Design emaxi, start of the top module:
module emaxi( 
   wr_wait, rd_wait, rr_access, rr_packet, m_axi_awid, m_axi_awaddr,
   m_axi_awlen, m_axi_awsize, m_axi_awburst, m_axi_awlock,
   m_axi_awcache, m_axi_awprot, m_axi_awqos, m_axi_awvalid, m_axi_wid,
   m_axi_wdata, m_axi_wstrb, m_axi_wlast, m_axi_wvalid, m_axi_bready,
   m_axi_arid, m_axi_araddr, m_axi_arlen, m_axi_arsize, m_axi_arburst,
   m_axi_arlock, m_axi_arcache, m_axi_arprot, m_axi_arqos,
   m_axi_arvalid, m_axi_rready,
   wr_access, wr_packet, rd_access, rd_packet, rr_wait, m_axi_aclk,
   m_axi_aresetn, m_axi_awready, m_axi_wready, m_axi_bid, m_axi_bresp,
   m_axi_bvalid, m_axi_arready, m_axi_rid, m_axi_rdata, m_axi_rresp,
   m_axi_rlast, m_axi_rvalid
   );
   parameter M_IDW  = 12;
   parameter PW     = 104;
   parameter AW     = 32;
   parameter DW     = 32;
   input 	       wr_access;
   input [PW-1:0]      wr_packet;   
   output 	       wr_wait;
   input 	       rd_access;
   input [PW-1:0]      rd_packet;
   output 	       rd_wait;
   output 	       rr_access;
   output [PW-1:0]     rr_packet;
   input 	       rr_wait;
   input  	       m_axi_aclk;     
   input  	       m_axi_aresetn;  
   output [M_IDW-1:0]  m_axi_awid;     
   output [31 : 0]     m_axi_awaddr;   
   output [7 : 0]      m_axi_awlen;    
   output [2 : 0]      m_axi_awsize;   
   output [1 : 0]      m_axi_awburst;  
   output              m_axi_awlock;   
   output [3 : 0]      m_axi_awcache;  
   output [2 : 0]      m_axi_awprot;   
   output [3 : 0]      m_axi_awqos;    
   output 	       m_axi_awvalid;  
   input 	       m_axi_awready;  
   output [M_IDW-1:0]  m_axi_wid;     
   output [63 : 0]     m_axi_wdata;    
   output [7 : 0]      m_axi_wstrb;    
   output 	       m_axi_wlast;    
   output 	       m_axi_wvalid;   
   input 	       m_axi_wready;   
   input [M_IDW-1:0]   m_axi_bid;
   input [1 : 0]       m_axi_bresp;    
   input 	       m_axi_bvalid;   
   output 	       m_axi_bready;   
   output [M_IDW-1:0]  m_axi_arid;     
   output [31 : 0]     m_axi_araddr;   
   output [7 : 0]      m_axi_arlen;    
   output [2 : 0]      m_axi_arsize;   
   output [1 : 0]      m_axi_arburst;  
   output              m_axi_arlock;   
   output [3 : 0]      m_axi_arcache;  
   output [2 : 0]      m_axi_arprot;   
   output [3 : 0]      m_axi_arqos;    
   output 	       m_axi_arvalid;  
   input 	       m_axi_arready;  
  ...
==> flow/config.mk <==
export PLATFORM = sky130hd
export DESIGN_NAME = emaxi
export DESIGN_NICKNAME = emaxi
export VERILOG_FILES = /design/flow/design.v
export SDC_FILE = /design/flow/constraint.sdc
export NUM_CORES = 4
export LEC_CHECK = 0
export ABC_AREA = 1
export CAP_MARGIN = 0
export CORE_MARGIN = 2
export CORE_UTILIZATION = 70
export CTS_CLUSTER_SIZE = 75
export HOLD_SLACK_MARGIN = 0.29
export SETUP_SLACK_MARGIN = -0.26
export SLEW_MARGIN = 20
export TNS_END_PERCENT = 5
==> flow/constraint.sdc <==
create_clock -name core_clock -period 3.75 [get_ports {m_axi_aclk}]
set_input_delay 0.7500 -clock core_clock [delete_from_list [all_inputs] [get_ports {m_axi_aclk}]]
set_output_delay 0.7500 -clock core_clock [all_outputs]
set_load 0.01 [all_outputs]
run.sh (not shown) runs the stock make flow with config.mk's settings and CLKGATE_MAP_FILE=.
Rerun with:
CAP_MARGIN = 20   (was 0)
CORE_UTILIZATION = 72   (was 70)
CTS_CLUSTER_SIZE = not set   (was 75)
HOLD_SLACK_MARGIN = not set   (was 0.29)
SETUP_SLACK_MARGIN = not set   (was -0.26)
clock period = 2.01 ns   (was 3.75 ns; I/O delays follow)
After rerunning:
- The changed run ran to the end with violations: setup timing
- wire length is higher by 40%
- hold slack gets worse by 0.26 ns
- area after synthesis is unchanged
- global-route usage climbs by 10 points
Rerun with:
ABC_AREA = not set   (was 1)
CORE_UTILIZATION = 40   (was 72)
TNS_END_PERCENT = not set   (was 5)
clock period = 3.6 ns   (was 2.01 ns; I/O delays follow)
The new run finished with timing, DRC and antenna clean.
Power drops by 54%.
Count of clock-buffer cells in the layout climbs by 23.
Sequential power drops by 44%.
Cell count drops by 18%.
Global-route usage drops by 28 points.
Cell area drops by 7.0%.
Core utilization drops by 42 points.
Die size climbs by 73%.
Non-clock buffer count drops by 327.

oak:
emaxi again, from the RTL that the note above started with.
==> flow/design.v (excerpt) <==
module emaxi( 
   wr_wait, rd_wait, rr_access, rr_packet, m_axi_awid, m_axi_awaddr,
   m_axi_awlen, m_axi_awsize, m_axi_awburst, m_axi_awlock,
   m_axi_awcache, m_axi_awprot, m_axi_awqos, m_axi_awvalid, m_axi_wid,
   m_axi_wdata, m_axi_wstrb, m_axi_wlast, m_axi_wvalid, m_axi_bready,
   m_axi_arid, m_axi_araddr, m_axi_arlen, m_axi_arsize, m_axi_arburst,
   m_axi_arlock, m_axi_arcache, m_axi_arprot, m_axi_arqos,
   m_axi_arvalid, m_axi_rready,
   wr_access, wr_packet, rd_access, rd_packet, rr_wait, m_axi_aclk,
   m_axi_aresetn, m_axi_awready, m_axi_wready, m_axi_bid, m_axi_bresp,
   m_axi_bvalid, m_axi_arready, m_axi_rid, m_axi_rdata, m_axi_rresp,
   m_axi_rlast, m_axi_rvalid
   );
make LEC_CHECK=0 ABC_AREA=1 CAP_MARGIN=10 CELL_PAD_IN_SITES_GLOBAL_PLACEMENT=1 CORE_ASPECT_RATIO=0.76 CORE_MARGIN=2 CORE_UTILIZATION=62 CTS_CLUSTER_DIAMETER=211 GPL_ROUTABILITY_DRIVEN=1 GPL_TIMING_DRIVEN=0 HOLD_SLACK_MARGIN=-0.1 PLACE_DENSITY_LB_ADDON=0.01 SETUP_SLACK_MARGIN=0.16 SLEW_MARGIN=35 TNS_END_PERCENT=20 finish   # period 2.11 ns
[oak] flow finished | final checks: failed | reasons: negative setup slack
Modified inputs, pine compared to oak
==> flow/config.mk <==
export PLATFORM = sky130hd
export DESIGN_NAME = emaxi
export DESIGN_NICKNAME = emaxi
export VERILOG_FILES = /design/flow/design.v
export SDC_FILE = /design/flow/constraint.sdc
export NUM_CORES = 4
export LEC_CHECK = 0
export ABC_AREA = 1
export CAP_MARGIN = 20
export CORE_MARGIN = 2
export CORE_UTILIZATION = 70
export CTS_CLUSTER_SIZE = 90
export SLEW_MARGIN = 20
==> flow/constraint.sdc <==
create_clock -name core_clock -period 2.02 [get_ports {m_axi_aclk}]
set_input_delay 0.4040 -clock core_clock [delete_from_list [all_inputs] [get_ports {m_axi_aclk}]]
set_output_delay 0.4040 -clock core_clock [all_outputs]
set_load 0.01 [all_outputs]
pine finished every stage; the final checks, however, were not passed, the failures being negative setup slack.
Per the comparison of pine with oak, final critical-path required period shows an increase of 200 ps, clock-buffer cell count shows an increase of 28, initial core utilization shows an increase of 8.5 points.
pine against oak: die footprint decreased 11%; worst setup slack decreased 290 ps.
> inputs changed (pine -> birch)
-- flow/config.mk --
<<< pine, line 7
export LEC_CHECK = 0
export ABC_AREA = 1
export CAP_MARGIN = 20
export CORE_MARGIN = 2
export CORE_UTILIZATION = 70
export CTS_CLUSTER_SIZE = 90
export SLEW_MARGIN = 20
>>> birch, line 7
export LEC_CHECK = 0
export CAP_MARGIN = 20
export CORE_MARGIN = 2
export CORE_UTILIZATION = 66
export SLEW_MARGIN = 20
==> flow/constraint.sdc <==
create_clock -name core_clock -period 2.6 [get_ports {m_axi_aclk}]
set_input_delay 0.5200 -clock core_clock [delete_from_list [all_inputs] [get_ports {m_axi_aclk}]]
set_output_delay 0.5200 -clock core_clock [all_outputs]
set_load 0.01 [all_outputs]
==> comparison <==
Cell with the largest stage delay on the worst path = dfrtp_4: pine; cell with the largest stage delay on the worst path = clkdlybuf4s50_1: birch
Synthesized-area fraction occupied by ao, oa, aoi and oai cells came out higher on birch than on pine.
birch did not stop at any stage, and its layout met the timing, design-rule and antenna checks.
birch — worst setup slack 410 ps higher, pine as reference
Changes observed in birch relative to pine: switching power moved down; maximum vdd drop down 48%; post-layout instance count excluding filler cells now sits lower; fraction of met3 tracks used by global routing has decreased.
Going from pine to birch, data required time of the critical path lost 480 ps, power shrank by 34%, number of buffers outside the clock class in the layout saw a decrease, utilization after layout shows a reduction of 8.6 points.
#### Input delta (maple over birch)
-- flow/config.mk --
<<< birch, line 7
export LEC_CHECK = 0
export CAP_MARGIN = 20
>>> maple, line 7
export LEC_CHECK = 0
export ABC_AREA = 1
export CAP_MARGIN = 20
<<< birch, line 10
export CORE_UTILIZATION = 66
export SLEW_MARGIN = 20
>>> maple, line 11
export CORE_UTILIZATION = 66
export SETUP_SLACK_MARGIN = 0.94
export SLEW_MARGIN = 20
==> flow/constraint.sdc <==
create_clock -name core_clock -period 5.04 [get_ports {m_axi_aclk}]
set_input_delay 1.0080 -clock core_clock [delete_from_list [all_inputs] [get_ports {m_axi_aclk}]]
set_output_delay 1.0080 -clock core_clock [all_outputs]
set_load 0.01 [all_outputs]
--- outcome ---
- The cell count in maple was higher than what birch gave.
- Changes observed in maple relative to birch: buffer count from post-CTS setup fixing has decreased; sum of routed wire length over all layers rose about 10%.
- From birch to maple the numbers moved as follows: via count higher; length in cells of the worst reg-to-reg path lower; post-route cell area lower; final worst-path setup slack higher.
- Delta (maple minus birch): share of the clock period used by the worst path has decreased, final count of negative-setup-slack endpoints has remained practically unchanged.
- | part of the total power dissipated in the clock network | birch vs maple | ≈ equal |
Power and IR drop assume default switching activity.
